Design fbindct_8bit, start of the top module:
module fbindct_8bit #(
  parameter IN_WIDTH = 8,                                  
  parameter INT_BITS = 6,                                  
  parameter FRAC_BITS = 6,                                 
  parameter INTER_WIDTH = IN_WIDTH + INT_BITS + FRAC_BITS, 
  parameter OUT_WIDTH = 20                                 
)(
  input                                        clk,
  input                                        rst,
  input signed [8*IN_WIDTH-1:0]                x_in,         
  input                                        ready_in,     
  input                                        load,         
  output                                       valid_out,    
  output signed [8*OUT_WIDTH-1:0]              y_out         
);
For scale: about 3400 cells after synthesis, about 230 I/O pins, roughly 29000 µm² of cells after synthesis.
make LEC_CHECK=0 ABC_AREA=0 CAP_MARGIN=20 CORE_MARGIN=2 CORE_UTILIZATION=70 CTS_CLUSTER_DIAMETER=212 CTS_CLUSTER_SIZE=34 HOLD_SLACK_MARGIN=-0.09 SETUP_SLACK_MARGIN=1.23 SLEW_MARGIN=20 finish   # period 4.19 ns
run.sh (not shown) runs the stock make flow with config.mk's settings and CLKGATE_MAP_FILE=.
The first run did not get past global routing with ODB-0269.
Change:
==> flow/config.mk (replaced) <==
export PLATFORM = sky130hd
export DESIGN_NAME = fbindct_8bit
export DESIGN_NICKNAME = fbindct_8bit
export VERILOG_FILES = /design/flow/design.v
export SDC_FILE = /design/flow/constraint.sdc
export NUM_CORES = 4
export LEC_CHECK = 0
export CAP_MARGIN = 20
export CORE_MARGIN = 2
export CORE_UTILIZATION = 40
export MAX_ROUTING_LAYER = met4
export SLEW_MARGIN = 20
export TNS_END_PERCENT = 85
==> flow/constraint.sdc (replaced) <==
create_clock -name core_clock -period 10.0 [get_ports {clk}]
set_input_delay 2.0000 -clock core_clock [delete_from_list [all_inputs] [get_ports {clk}]]
set_output_delay 2.0000 -clock core_clock [all_outputs]
set_load 0.01 [all_outputs]
Now the flow produced a clean layout; die area went up by about 70%; area after synthesis is unchanged; synthesized cell count is unchanged.
Change:
--- a/flow/config.mk
+++ b/flow/config.mk
@@ -8,6 +8,6 @@
 export CAP_MARGIN = 20
 export CORE_MARGIN = 2
-export CORE_UTILIZATION = 40
+export CORE_UTILIZATION = 65
 export MAX_ROUTING_LAYER = met4
+export SETUP_SLACK_MARGIN = 0.61
 export SLEW_MARGIN = 20
-export TNS_END_PERCENT = 85
==> flow/constraint.sdc (replaced) <==
create_clock -name core_clock -period 4.83 [get_ports {clk}]
set_input_delay 0.9660 -clock core_clock [delete_from_list [all_inputs] [get_ports {clk}]]
set_output_delay 0.9660 -clock core_clock [all_outputs]
set_load 0.01 [all_outputs]
=> The new run completed, yet does not pass: negative setup slack; count of clock-buffer cells in the layout decreases by 7; non-clock buffer count increases by 171; total power increases to 2.6 times its value; combinational power increases to 3.3 times its value.

========
== rev 12 ==
The RTL this note starts from:
==> flow/design.v <==
`timescale 1ns / 1ps
module fbindct_8bit #(
  parameter IN_WIDTH = 8,                                  
  parameter INT_BITS = 6,                                  
  parameter FRAC_BITS = 6,                                 
  parameter INTER_WIDTH = IN_WIDTH + INT_BITS + FRAC_BITS, 
  parameter OUT_WIDTH = 20                                 
)(
  input                                        clk,
  input                                        rst,
  input signed [8*IN_WIDTH-1:0]                x_in,         
  input                                        ready_in,     
  input                                        load,         
  output                                       valid_out,    
  output signed [8*OUT_WIDTH-1:0]              y_out         
);
parameter [1:0] IDLE = 2'b00;
parameter [1:0] WAIT = 2'b01;
parameter [1:0] SEND = 2'b10;
reg [1:0] state;
parameter [1:0] STAGE1 = 2'b00;
parameter [1:0] STAGE2 = 2'b01;
parameter [1:0] STAGE3 = 2'b10;
parameter [1:0] STAGE4 = 2'b11;
reg [1:0] stage;
reg signed [IN_WIDTH-1:0] x_reg_0, x_reg_1, x_reg_2, x_reg_3, x_reg_4, x_reg_5, x_reg_6, x_reg_7;
reg done;
assign valid_out = done;
always @(posedge clk) begin : state_machine
  if (rst) begin
    state <= IDLE;
    stage <= STAGE1;
    done <= 1'b0;
    x_reg_0 <= 0;
    x_reg_1 <= 0;
    x_reg_2 <= 0;
    x_reg_3 <= 0;
    x_reg_4 <= 0;
    x_reg_5 <= 0;
    x_reg_6 <= 0;
    x_reg_7 <= 0;
  end else begin
    case (state)
      IDLE: begin
        if(load) begin
          x_reg_0 <= x_in[1*IN_WIDTH-1:0*IN_WIDTH];
          x_reg_1 <= x_in[2*IN_WIDTH-1:1*IN_WIDTH];
          x_reg_2 <= x_in[3*IN_WIDTH-1:2*IN_WIDTH];
          x_reg_3 <= x_in[4*IN_WIDTH-1:3*IN_WIDTH];
          x_reg_4 <= x_in[5*IN_WIDTH-1:4*IN_WIDTH];
          x_reg_5 <= x_in[6*IN_WIDTH-1:5*IN_WIDTH];
          x_reg_6 <= x_in[7*IN_WIDTH-1:6*IN_WIDTH];
          x_reg_7 <= x_in[8*IN_WIDTH-1:7*IN_WIDTH];
          state <= WAIT;
        end
      end
      WAIT: begin
        case (stage)
          STAGE1: begin 
            stage <= STAGE2;
            done <= 1'b0;
          end
          STAGE2: stage <= STAGE3;
          STAGE3: stage <= STAGE4;
          STAGE4: begin 
            state <= SEND;
            stage <= STAGE1;
            done <= 1'b1;
          end
          default : begin 
            stage <= STAGE1;
          end
        endcase
      end
      SEND: begin
        if(ready_in) begin
          state <= IDLE;
          done <= 1'b0;
        end
      end
      default: state <= IDLE;
    endcase
  end
end
reg signed [INTER_WIDTH-1:0] a_reg_0, a_reg_1, a_reg_2, a_reg_3, a_reg_4, a_reg_5, a_reg_6, a_reg_7;
wire signed [INTER_WIDTH-1:0] a_wire_0, a_wire_1, a_wire_2, a_wire_3, a_wire_4, a_wire_5, a_wire_6, a_wire_7;
assign a_wire_0 = (x_reg_0 + x_reg_7) << FRAC_BITS;
assign a_wire_1 = (x_reg_1 + x_reg_6) << FRAC_BITS;
assign a_wire_2 = (x_reg_2 + x_reg_5) << FRAC_BITS;
assign a_wire_3 = (x_reg_3 + x_reg_4) << FRAC_BITS;
assign a_wire_4 = (x_reg_3 - x_reg_4) << FRAC_BITS;
assign a_wire_5 = (x_reg_2 - x_reg_5) << FRAC_BITS;
assign a_wire_6 = (x_reg_1 - x_reg_6) << FRAC_BITS;
assign a_wire_7 = (x_reg_0 - x_reg_7) << FRAC_BITS;
always @(posedge clk) begin : stage1
  if(rst) begin
    a_reg_0 <= 0;
    a_reg_1 <= 0;
    a_reg_2 <= 0;
    a_reg_3 <= 0;
    a_reg_4 <= 0;
    a_reg_5 <= 0;
    a_reg_6 <= 0;
    a_reg_7 <= 0;
  end else if(stage == STAGE1) begin
    a_reg_0 <= a_wire_0;
    a_reg_1 <= a_wire_1;
    a_reg_2 <= a_wire_2;
    a_reg_3 <= a_wire_3;
    a_reg_4 <= a_wire_4;
    a_reg_5 <= a_wire_5;
    a_reg_6 <= a_wire_6;
    a_reg_7 <= a_wire_7;
  end
end
reg signed [INTER_WIDTH-1:0] b_reg_0, b_reg_1;
wire signed [INTER_WIDTH-1:0] b_wire_0, b_wire_1;
assign b_wire_0 = (a_reg_5>>>2) + (a_reg_5>>>3) + a_reg_6;             
assign b_wire_1 = (b_wire_0>>>1) + (b_wire_0>>>3) - a_reg_5;           
always @(posedge clk) begin : stage2
  if(rst) begin
    b_reg_0 <= 0;
    b_reg_1 <= 0;
  end else if(stage == STAGE2) begin
    b_reg_0 <= b_wire_0;
    b_reg_1 <= b_wire_1;
  end
end
reg signed [INTER_WIDTH-1:0] c_reg_0, c_reg_1, c_reg_2, c_reg_3, c_reg_4, c_reg_5, c_reg_6, c_reg_7;
wire signed [INTER_WIDTH-1:0] c_wire_0, c_wire_1, c_wire_2, c_wire_3, c_wire_4, c_wire_5, c_wire_6, c_wire_7;
assign c_wire_0 = a_reg_0 + a_reg_3;
assign c_wire_1 = a_reg_2 + a_reg_1;
assign c_wire_2 = a_reg_1 - a_reg_2;
assign c_wire_3 = a_reg_0 - a_reg_3;
assign c_wire_4 = a_reg_4 + b_reg_1;
assign c_wire_5 = a_reg_4 - b_reg_1;
assign c_wire_6 = a_reg_7 - b_reg_0;
assign c_wire_7 = b_reg_0 + a_reg_7;
always @(posedge clk) begin : stage3 
  if(rst) begin
    c_reg_0 <= 0;
    c_reg_1 <= 0;
    c_reg_2 <= 0;
    c_reg_3 <= 0;
    c_reg_4 <= 0;
    c_reg_5 <= 0;
    c_reg_6 <= 0;
    c_reg_7 <= 0;
  end else if(stage == STAGE3) begin
    c_reg_0 <= c_wire_0;
    c_reg_1 <= c_wire_1;
    c_reg_2 <= c_wire_2;
    c_reg_3 <= c_wire_3;
    c_reg_4 <= c_wire_4;
    c_reg_5 <= c_wire_5;
    c_reg_6 <= c_wire_6;
    c_reg_7 <= c_wire_7;
  end
end
reg signed [INTER_WIDTH-1:0] d_reg_0, d_reg_1, d_reg_2, d_reg_3, d_reg_4, d_reg_5, d_reg_6;
wire signed [INTER_WIDTH-1:0] d_wire_0, d_wire_1, d_wire_2, d_wire_3, d_wire_4, d_wire_5, d_wire_6;
assign d_wire_0 = c_reg_0 + c_reg_1;                                          
assign d_wire_1 = (d_wire_0>>>1) - c_reg_1;                                   
assign d_wire_2 = c_reg_2 - ((c_reg_3>>>2) + (c_reg_3>>>3));                 
assign d_wire_3 = c_reg_3 + (d_wire_2>>>2) + (d_wire_2>>>3);                 
assign d_wire_4 = c_reg_4 - (c_reg_7>>>3);                                    
assign d_wire_5 = c_reg_5 + (c_reg_6>>>1) + (c_reg_6>>>2) + (c_reg_6>>>3);  
assign d_wire_6 = c_reg_6 - (d_wire_5>>>1);                                   
always @(posedge clk) begin : stage4 
  if(rst) begin
    d_reg_0 <= 0;
    d_reg_1 <= 0;
    d_reg_2 <= 0;
    d_reg_3 <= 0;
    d_reg_4 <= 0;
    d_reg_5 <= 0;
    d_reg_6 <= 0;
  end else if(stage == STAGE4) begin
    d_reg_0 <= d_wire_0;
    d_reg_1 <= d_wire_1;
    d_reg_2 <= d_wire_2;
    d_reg_3 <= d_wire_3;
    d_reg_4 <= d_wire_4;
    d_reg_5 <= d_wire_5;
    d_reg_6 <= d_wire_6;
  end
end
reg [INTER_WIDTH-1:0] c_reg7_delay;
always @(posedge clk) begin : delay_c_reg
  if (rst) begin
    c_reg7_delay <= 1'b0;
  end else begin
    c_reg7_delay <= c_reg_7;
  end
end
assign y_out[1*OUT_WIDTH-1:0*OUT_WIDTH] = d_reg_0;
assign y_out[2*OUT_WIDTH-1:1*OUT_WIDTH] = c_reg7_delay;
assign y_out[3*OUT_WIDTH-1:2*OUT_WIDTH] = d_reg_3;
assign y_out[4*OUT_WIDTH-1:3*OUT_WIDTH] = d_reg_6;
assign y_out[5*OUT_WIDTH-1:4*OUT_WIDTH] = d_reg_1;
assign y_out[6*OUT_WIDTH-1:5*OUT_WIDTH] = d_reg_5;
assign y_out[7*OUT_WIDTH-1:6*OUT_WIDTH] = d_reg_2;
assign y_out[8*OUT_WIDTH-1:7*OUT_WIDTH] = d_reg_4;
endmodule
Settings: LEC_CHECK=0, CAP_MARGIN=20, CELL_PAD_IN_SITES_DETAIL_PLACEMENT=1, CELL_PAD_IN_SITES_GLOBAL_PLACEMENT=1, CORE_MARGIN=2, CORE_UTILIZATION=67, CTS_CLUSTER_DIAMETER=384, CTS_CLUSTER_SIZE=90, GPL_TIMING_DRIVEN=0, MAX_ROUTING_LAYER=met4, PLACE_DENSITY_LB_ADDON=0.14, SLEW_MARGIN=5, TNS_END_PERCENT=65; clock period 8.93 ns.
3_1_place_gp_skip_io: rev 12 exited with error
Setup changes, rev 12 to rev 13
Settings: TNS_END_PERCENT: 65 -> unset; CTS_CLUSTER_SIZE: 90 -> unset; GPL_TIMING_DRIVEN: 0 -> unset; CELL_PAD_IN_SITES_DETAIL_PLACEMENT: 1 -> unset; CORE_UTILIZATION: 67 -> 66; PLACE_DENSITY_LB_ADDON: 0.14 -> unset; CTS_CLUSTER_DIAMETER: 384 -> 141; SLEW_MARGIN: 5 -> 20; CELL_PAD_IN_SITES_GLOBAL_PLACEMENT: 1 -> unset; the clock period (ns, I/O delays scaled along): 8.93 -> 3.43.
Notes after the runs:
- Rev 13: GRT-0232 in 5_1_grt -> run aborted
- Rev 13 against rev 12: number of standard cells reported by yosys level; synthesized cell count level; starting density of the core moved down; site row count moved up; chip area line of the yosys report level.
- Per the comparison of rev 13 with rev 12, y dimension of the die now sits higher, die extent in x picked up an extra 0.74%.
- Going from rev 12 to rev 13, the area enclosed by the die boundary was found to have gone up by 1.5%.
No activity file was given, so power comes from the tool's default toggle rates.
